==> flow/design.v (excerpt) <==
module AMBA_APB(
  input logic pclk,
  input logic prst_n,
  input logic [4:0] paddr,
  input logic pselx,
  input logic penable,
  input logic pwrite,
  input logic [31:0] pwdata,
  output logic pready,
  output logic [31:0] prdata
);
Size in the first run: ~3,500 cells after synthesis, ~1,100 flip-flops, roughly 75 I/O pins, ~43,000 µm² of cells after synthesis.
Settings: LEC_CHECK=0, ABC_AREA=1, CAP_MARGIN=20, CORE_MARGIN=2, CORE_UTILIZATION=70, CTS_CLUSTER_SIZE=73, PLACE_DENSITY=0.6, SLEW_MARGIN=20; clock period 2.0 ns.
run.sh (not shown) runs the stock make flow with config.mk's settings and CLKGATE_MAP_FILE=.
The starting point produced a layout that fails on setup timing.
Change:
Settings changed: CAP_MARGIN 20 to 15, CORE_UTILIZATION 70 to 40, CTS_CLUSTER_SIZE 73 to default, HOLD_SLACK_MARGIN from default to 0.02, PLACE_DENSITY 0.6 to default, SETUP_SLACK_MARGIN from default to 0.17, SLEW_MARGIN 20 to 15.
Clock period 2.0 ns to 5.0 ns, I/O delays scaled along.
What happened: With this change the flow produced a clean layout. Design area came out lower by a few percent. Via count falls by roughly a tenth. Routed wire length fell by a few percent. Die size rises by well over a third. Clock skew goes up by 0.0072 ns. Total power drops by well over a third. Count of clock-buffer cells in the layout rose by 10. Cell count is higher by a little under a tenth. Hold slack gains 0.081 ns. First-iteration DRC count drops by well over a third. Global-route usage shrinks by 21 points.
Change:
Settings changed: CAP_MARGIN 15 to 0, CORE_UTILIZATION 40 to 72, CTS_CLUSTER_DIAMETER from default to 172, CTS_CLUSTER_SIZE from default to 10, HOLD_SLACK_MARGIN 0.02 to default, PLACE_DENSITY from default to 0.6, SETUP_SLACK_MARGIN 0.17 to default, SLEW_MARGIN 15 to 20.
Clock period 5.0 ns to 2.03 ns, I/O delays scaled along.
Result: The new run finished but failed the layout checks on setup timing. Flip-flop count stays the same. Clock skew rises by 0.031 ns. Final cell count falls by a few percent. Die size falls by well over a third. Cell area rises by a few percent. Synthesized area stays the same. Total power rises by well over a third. Worst setup slack loses 1.8 ns. Register-to-register slack loses 2.2 ns. Global-route usage rises by 25 points. Routed wire length rises by about a fifth.
Change:
Settings changed: ABC_AREA 1 to default, CAP_MARGIN 0 to 20, CORE_UTILIZATION 72 to 40, CTS_CLUSTER_DIAMETER 172 to default, CTS_CLUSTER_SIZE 10 to default.
Clock period 2.03 ns to 5.0 ns, I/O delays scaled along.
The new run finished with timing, DRC and antenna clean.
Cell count drops by about 20%.
Global-route usage drops by 22 points.
Register-to-register slack gets better by 2.1 ns.
Synthesized area falls by 7.0%.
Combinational power falls by about 70%.
Total power is lower by about 60%.


AMBA_APB again, from the RTL that the note above started with.
## AMBA_APB
module AMBA_APB(
  input logic pclk,
  input logic prst_n,
  input logic [4:0] paddr,
  input logic pselx,
  input logic penable,
  input logic pwrite,
  input logic [31:0] pwdata,
  output logic pready,
  output logic [31:0] prdata
);
  reg [31:0] mem[31:0];
  typedef enum {
    IDLE    = 0,
    SETUP   = 1,
    ACCESS  = 2,
    XXX     = 3
  } state_e;
  state_e state, next;
  always_ff @(posedge pclk or negedge prst_n)
    if (!prst_n)  state <= IDLE;
    else          state <= next;
  always_comb begin
    next = XXX;
    case (state)
      IDLE: begin
        if (pselx & !penable) next = SETUP;
        else                  next = IDLE;
      end
      SETUP: begin
        if (penable & pselx)  next = ACCESS;
      end
      ACCESS: begin
        if (pready)           next = IDLE;
        else                  next = ACCESS;
      end
      default: begin
        next = IDLE;
      end
    endcase
  end
  always_ff @(posedge pclk or negedge prst_n) begin
    if (!prst_n) begin
      pready <= 0;
      prdata <= 0;
    end
    else begin
      if (next == ACCESS) begin
        if (pwrite) begin
          mem[paddr] <= pwrite ? pwdata : mem[paddr];
        end
        else begin
          prdata     <= mem[paddr];
        end
        pready       <= 1;
      end
      else begin
        pready       <= 0;
      end
    end
  end
endmodule
clock: 5.0 ns
lec_check: 0
cap_margin: 20
core_margin: 2
core_utilization: 40
hold_slack_margin: 0.02
setup_slack_margin: 0.17
slew_margin: 20
==> next run, changes <==
Settings changed: ABC_AREA from default to 0, CAP_MARGIN 20 to 15, CELL_PAD_IN_SITES_GLOBAL_PLACEMENT from default to 2, CORE_ASPECT_RATIO from default to 1.54, CORE_MARGIN 2 to 5, GPL_TIMING_DRIVEN from default to 0, HOLD_SLACK_MARGIN 0.02 to 0.23, SETUP_SLACK_MARGIN 0.17 to default, SLEW_MARGIN 20 to 15.
=> The new run finished clean; first-iteration DRC count goes down by 9.8%; core utilization is higher by 1.4 points; wire length grows by 20%; worst setup slack gets worse by 0.86 ns; total power grows by 4.4%; design area rose by 3.4%; sequential share of layout area is lower by 2.3 points; global-route usage rises by 3.7 points; final cell count grows by 4.8%; sequential cell count is unchanged; die area rises by 3.9%.
==> next run, changes <==
Settings changed: ABC_AREA 0 to 1, CORE_ASPECT_RATIO 1.54 to 1.27, CORE_MARGIN 5 to 6, CTS_CLUSTER_DIAMETER from default to 276, MAX_ROUTING_LAYER from default to met4.
The new run finished clean.
Fmax falls by 0.48%.
Power falls by 1.7%.
Wire length falls by 4.6%.
Worst setup slack gets worse by 0.021 ns.
Clock-buffer cell count rises by 19.
First-iteration DRC count falls by 12%.


== build 6 ==
AMBA_APB again, from the RTL that the note above started with.
clock: 2.45 ns
lec_check: 0
abc_area: 1
cap_margin: 20
cell_pad_in_sites_detail_placement: 0
cell_pad_in_sites_global_placement: 0
core_aspect_ratio: 0.56
core_margin: 2
core_utilization: 72
cts_cluster_diameter: 235
gpl_routability_driven: 1
min_routing_layer: met1
place_density_lb_addon: 0.12
slew_margin: 20
tns_end_percent: 40
Build 6 finished all stages; however, its layout fails the closing checks, the failures being setup timing.
Relative to build 6, the following input files were edited for build 13:
Settings: clearing CORE_ASPECT_RATIO, which used to be 0.56; swapping 72 for 9 in CORE_UTILIZATION; clearing GPL_ROUTABILITY_DRIVEN, which used to be 1; clearing CELL_PAD_IN_SITES_DETAIL_PLACEMENT, which used to be 0; clearing PLACE_DENSITY_LB_ADDON, which used to be 0.12; clearing CTS_CLUSTER_DIAMETER, which used to be 235; clearing ABC_AREA, which used to be 1; clearing MIN_ROUTING_LAYER, which used to be met1; clearing TNS_END_PERCENT, which used to be 40; clearing CELL_PAD_IN_SITES_GLOBAL_PLACEMENT, which used to be 0; putting PLACE_DENSITY at 0.6 where nothing was set; swapping 2.45 for 5.06 in the clock period (ns, I/O delays scaled along).
[summary]
- Build 13 vs build 6: multiplexer fraction of the synthesized cell area up
- Between build 6 and build 13, via count is lower for build 13, build 6 comes in above that.
- Looking at count of clock-buffer cells in the layout, build 13 sits 4 above build 6.
- [build 13] global-route track usage on met2 fell 55 points relative to build 6
- Build 13: full flow OK, the timing, design-rule and antenna checks passed
- Compared with build 6, in build 13 synthesized cell count decreased by about 35% relative to the old numbers, number of buffers other than clock buffers in the final layout decreased by 191 relative to the old numbers, overall global routing resource usage decreased by 39 points relative to the old numbers.
- The run with more routed wire is build 13, not build 6.
- Looking at number of cells in the yosys synthesis report across build 6 and build 13, the one that comes out lower is build 13.
- Non-filler instance count after layout (build 13 / build 6): 1.8
- Share of total power in the clock network (lower): build 6
Edits applied to the flow inputs when going from build 13 to build 48:
Settings: CTS_CLUSTER_SIZE now 73, previously not set; CORE_UTILIZATION now 72, was 9; ABC_AREA now 1, previously not set; SETUP_SLACK_MARGIN now 0.58, previously not set; HOLD_SLACK_MARGIN now 0.29, previously not set; CAP_MARGIN now 5, was 20; the clock period (ns, I/O delays scaled along) now 2.0, was 5.06.
| build 48 | all stages done | FAIL | setup timing |. On build 48: fraction of power consumed by sequential logic is 2.0 points lower than what build 13 gave. | met1 demand-to-capacity share in global routing | build 48 vs build 13 | 57 points higher |. Cell area | build 48 vs build 13 | build 48 larger.
What build 78 does differently from build 48 at the input level:
Settings: SETUP_SLACK_MARGIN no longer set, was 0.58; CORE_UTILIZATION now 40, was 72; HOLD_SLACK_MARGIN no longer set, was 0.29; CTS_CLUSTER_SIZE no longer set, was 73; CAP_MARGIN now 20, was 5; ABC_AREA no longer set, was 1; the clock period (ns, I/O delays scaled along) now 3.51, was 2.0.
Of build 48 and build 78, the run reporting the lower cell row count was build 48.
Largest family of logic cells by area: AND-OR/OR-AND gates -> build 78, simple AND/OR/NAND/NOR gates -> build 48
Build 78: flow completed, timing, DRC and antenna clean
[compare] base=build 48 new=build 78: routed length on met3 fell 17000 microns, wire length decreased 28000 microns, power lower.
Final period utilization delta for build 78 relative to build 48: 33 points lower


== oak ==
AMBA_APB again, from the RTL that the note above started with.
==> flow/config.mk <==
export PLATFORM = sky130hd
export DESIGN_NAME = AMBA_APB
export DESIGN_NICKNAME = AMBA_APB
export VERILOG_FILES = /design/flow/design.v
export SDC_FILE = /design/flow/constraint.sdc
export NUM_CORES = 4
export LEC_CHECK = 0
export ABC_AREA = 0
export CAP_MARGIN = 20
export CELL_PAD_IN_SITES_DETAIL_PLACEMENT = 2
export CELL_PAD_IN_SITES_GLOBAL_PLACEMENT = 1
export CORE_ASPECT_RATIO = 0.56
export CORE_MARGIN = 6
export CORE_UTILIZATION = 16
export GPL_ROUTABILITY_DRIVEN = 1
export GPL_TIMING_DRIVEN = 0
export HOLD_SLACK_MARGIN = 0.12
export MAX_ROUTING_LAYER = met4
export MIN_ROUTING_LAYER = met2
export PLACE_DENSITY_LB_ADDON = 0.21
export SLEW_MARGIN = 20
export TNS_END_PERCENT = 35
==> flow/constraint.sdc <==
create_clock -name core_clock -period 2.18 [get_ports {pclk}]
set_input_delay 0.4360 -clock core_clock [delete_from_list [all_inputs] [get_ports {pclk}]]
set_output_delay 0.4360 -clock core_clock [all_outputs]
set_load 0.01 [all_outputs]
oak -> stages 100% | layout checks FAIL | negative setup slack
Input-level comparison between pine and oak:
Settings: removing GPL_TIMING_DRIVEN (formerly 0); changing TNS_END_PERCENT from 35 to 40; changing CELL_PAD_IN_SITES_GLOBAL_PLACEMENT from 1 to 0; changing CORE_MARGIN from 6 to 2; changing ABC_AREA from 0 to 1; removing MAX_ROUTING_LAYER (formerly met4); changing PLACE_DENSITY_LB_ADDON from 0.21 to 0.12; changing MIN_ROUTING_LAYER from met2 to met1; changing CORE_UTILIZATION from 16 to 61; removing HOLD_SLACK_MARGIN (formerly 0.12); changing CELL_PAD_IN_SITES_DETAIL_PLACEMENT from 2 to 0; changing the clock period (ns, I/O delays scaled along) from 2.18 to 2.45.
Notes after the runs:
pine reached the final stage; the timing, design-rule and antenna checks on its layout passed. pine ends up with lower part of the power in combinational logic than oak does. Final setup slack of the worst path up 480 ps in pine wrt oak. Looking at total of buffers placed on input and output ports, pine sits 1.4% higher than oak does. Critical path required time: pine > oak. The largest net degree at the start of global routing in pine is 2.5 times that in oak.
For birch, these inputs were changed with respect to pine:
Settings: removing TNS_END_PERCENT (formerly 40); removing PLACE_DENSITY_LB_ADDON (formerly 0.12); removing CORE_ASPECT_RATIO (formerly 0.56); changing CAP_MARGIN from 20 to 15; removing GPL_ROUTABILITY_DRIVEN (formerly 1); removing CELL_PAD_IN_SITES_GLOBAL_PLACEMENT (formerly 0); removing MIN_ROUTING_LAYER (formerly met1); changing ABC_AREA from 1 to 0; setting SETUP_SLACK_MARGIN to 0.47 for the first time; removing CELL_PAD_IN_SITES_DETAIL_PLACEMENT (formerly 0); changing CORE_UTILIZATION from 61 to 70; changing the clock period (ns, I/O delays scaled along) from 2.45 to 1.97.
Notes after the runs:
No crash in birch: every stage finished, but the layout fails its final checks due to negative setup slack. Slack of the worst reg-to-reg path in birch vs pine: down 590 ps. Post-synth area from yosys stat of birch falls short of that of pine by a little under 10%. Summary: with pine as the reference, global-route wire length before repair in birch moved up slightly. birch against pine: sequential cell area about even, utilization rose 16 points, share of the clock period used by the worst path now larger, global-route usage went up by 11 points, number of clock buffers inserted by TritonCTS now sits higher. Taking pine over birch, the total design power ratio works out to 0.79. Synthesized cell count (birch vs. pine) decreases by more than a quarter.
Input changes introduced in maple (baseline for comparison: birch):
Settings: SETUP_SLACK_MARGIN: 0.47 -> 0.52; CORE_UTILIZATION: 70 -> 72; PLACE_DENSITY: unset -> 0.6; CAP_MARGIN: 15 -> 0; ABC_AREA: 0 -> 1; CTS_CLUSTER_SIZE: unset -> 10; CTS_CLUSTER_DIAMETER: unset -> 172; the clock period (ns, I/O delays scaled along): 1.97 -> 2.23.
Layout checks on birch: not met. Flow itself completed; violations: negative setup slack.
Complete run, failing final checks: maple, reason negative setup slack.
Going from birch to maple, leakage power total grew by more than 10%.
Diff maple and birch: total global routing track utilization lower in maple
Relative to birch, combinational power share has decreased by 0.5 points in maple.
Largest clock skew in the final design in maple vs birch: up 3.0 ps
Re setup slack: maple and birch aren't equal, and the lower value belongs to birch.
In maple, synthesized cell count is higher than in birch.
Sort maple and birch by portion of total power attributed to the clock network asc -> top: birch
Summary — post-layout net count, maple relative to birch: higher, by 1,047.
Compared with birch, maple shows a lower final design utilization.
> inputs changed (maple -> cedar)
Settings: CORE_ASPECT_RATIO now 0.56, previously not set; CTS_CLUSTER_DIAMETER no longer set, was 172; CELL_PAD_IN_SITES_DETAIL_PLACEMENT now 0, previously not set; TNS_END_PERCENT now 100, previously not set; PLACE_DENSITY now 0.64, was 0.6; MIN_ROUTING_LAYER now met1, previously not set; CORE_UTILIZATION now 71, was 72; CELL_PAD_IN_SITES_GLOBAL_PLACEMENT now 0, previously not set; GPL_ROUTABILITY_DRIVEN now 1, previously not set; SETUP_SLACK_MARGIN no longer set, was 0.52; CTS_CLUSTER_SIZE no longer set, was 10; CAP_MARGIN now 5, was 0; the clock period (ns, I/O delays scaled along) now 2.68, was 2.23.
## What came out
Summary of the comparison: count of buffers not belonging to the clock network in the layout is lower in cedar, relative to maple. maple -> cedar: number of clock sinks seen by CTS delta 0, exact match. Summary across cedar and maple: the single failing run is maple. Run comparison: maple type of the worst setup path register to register; cedar type of the worst setup path input pin to register. Cell area (higher): maple.
Power figures rest on the tool's default switching activity, not on a simulated workload.
